v20:
## axi_slave
module axi_slave #(
    parameter AXI_ID_WD   = 2,
    parameter AXI_DATA_WD = 32,
    parameter AXI_ADDR_WD = 32,
    parameter AXI_STRB_WD = 4
    )(
    input                      S_AXI_ACLK,
    input                      S_AXI_ARESETN,
    input  [AXI_ADDR_WD-1 : 0] S_AXI_AWADDR,
    input  [AXI_ID_WD-1   : 0] S_AXI_AWID,
    input  [1 : 0]             S_AXI_AWBURST,
    input  [2 : 0]             S_AXI_AWSIZE,
    input  [7 : 0]             S_AXI_AWLEN,
    input                      S_AXI_AWVALID,
    output                     S_AXI_AWREADY,
    input  [AXI_DATA_WD-1 : 0] S_AXI_WDATA,
    input  [AXI_STRB_WD-1 : 0] S_AXI_WSTRB,
    input                      S_AXI_WLAST,
    input                      S_AXI_WVALID,
    output                     S_AXI_WREADY,
    output [AXI_ID_WD-1   : 0] S_AXI_BID,
    output [1 : 0]             S_AXI_BRESP,
    output                     S_AXI_BVALID,
    input                      S_AXI_BREADY,
    input  [AXI_ADDR_WD-1 : 0] S_AXI_ARADDR,
    input  [AXI_ID_WD-1   : 0] S_AXI_ARID,
    input  [1 : 0]             S_AXI_ARBURST,
  ...
make LEC_CHECK=0 ABC_AREA=1 CAP_MARGIN=20 CELL_PAD_IN_SITES_DETAIL_PLACEMENT=2 CELL_PAD_IN_SITES_GLOBAL_PLACEMENT=4 CORE_MARGIN=2 CORE_UTILIZATION=30 CTS_CLUSTER_DIAMETER=219 GPL_TIMING_DRIVEN=0 HOLD_SLACK_MARGIN=0.19 MAX_ROUTING_LAYER=met5 MIN_ROUTING_LAYER=met2 PLACE_DENSITY=0.5 SETUP_SLACK_MARGIN=-0.63 SLEW_MARGIN=20 finish   # period 6.82 ns
run.sh (not shown) runs the stock make flow with config.mk's settings and CLKGATE_MAP_FILE=.
[v20] flow finished | final checks: failed | reasons: setup timing
Modified inputs, v35 compared to v20
==> flow/config.mk <==
export PLATFORM = sky130hd
export DESIGN_NAME = axi_slave
export DESIGN_NICKNAME = axi_slave
export VERILOG_FILES = /design/flow/design.v
export SDC_FILE = /design/flow/constraint.sdc
export NUM_CORES = 4
export LEC_CHECK = 0
export CAP_MARGIN = 20
export CELL_PAD_IN_SITES_DETAIL_PLACEMENT = 0
export CELL_PAD_IN_SITES_GLOBAL_PLACEMENT = 4
export CORE_MARGIN = 2
export CORE_UTILIZATION = 53
export SLEW_MARGIN = 20
==> flow/constraint.sdc <==
create_clock -name core_clock -period 4.92 [get_ports {S_AXI_ACLK}]
set_input_delay 0.9840 -clock core_clock [delete_from_list [all_inputs] [get_ports {S_AXI_ACLK}]]
set_output_delay 0.9840 -clock core_clock [all_outputs]
set_load 0.01 [all_outputs]
### Flow results
v35 completed end to end; final checks failed (antenna rules, setup timing).
Between v35 and v20, it is v35 whose power density over cell area is higher, by 84 nW/um^2.
When the final numbers for v20 and v35 were put side by side, the global-route usage turned out to be greater in v20.
Compared to v20, the router laid down less metal wire for v35.
Comparing v20 and v35, the higher arrival time of the worst setup path is on v20.
Setup changes, v35 to v57
-- flow/config.mk --
<<< v35, line 8
export CAP_MARGIN = 20
export CELL_PAD_IN_SITES_DETAIL_PLACEMENT = 0
export CELL_PAD_IN_SITES_GLOBAL_PLACEMENT = 4
export CORE_MARGIN = 2
export CORE_UTILIZATION = 53
export SLEW_MARGIN = 20
>>> v57, line 8
export CAP_MARGIN = 20
export CELL_PAD_IN_SITES_DETAIL_PLACEMENT = 2
export CELL_PAD_IN_SITES_GLOBAL_PLACEMENT = 4
export CORE_MARGIN = 2
export CORE_UTILIZATION = 30
export PLACE_DENSITY = 0.5
export SLEW_MARGIN = 20
==> flow/constraint.sdc <==
create_clock -name core_clock -period 8.57 [get_ports {S_AXI_ACLK}]
set_input_delay 1.7140 -clock core_clock [delete_from_list [all_inputs] [get_ports {S_AXI_ACLK}]]
set_output_delay 1.7140 -clock core_clock [all_outputs]
set_load 0.01 [all_outputs]
==> comparison <==
Per the comparison of v57 with v35, met3 wirelength from detailed routing fell about 54%; power share of the sequential group fell 1.2 points; final area fell about 1.3%; HPWL reported at the end of detailed placement rose 31000 um.
From the logs: v35 reached the end of the flow and failed the layout checks with antenna rules, setup timing.
v57 ended with every stage complete and zero timing, DRC or antenna violations.
v57: switching part of the total power is 1.3 points higher than what v35 reported.
Power is estimated from default activity; no workload was simulated.
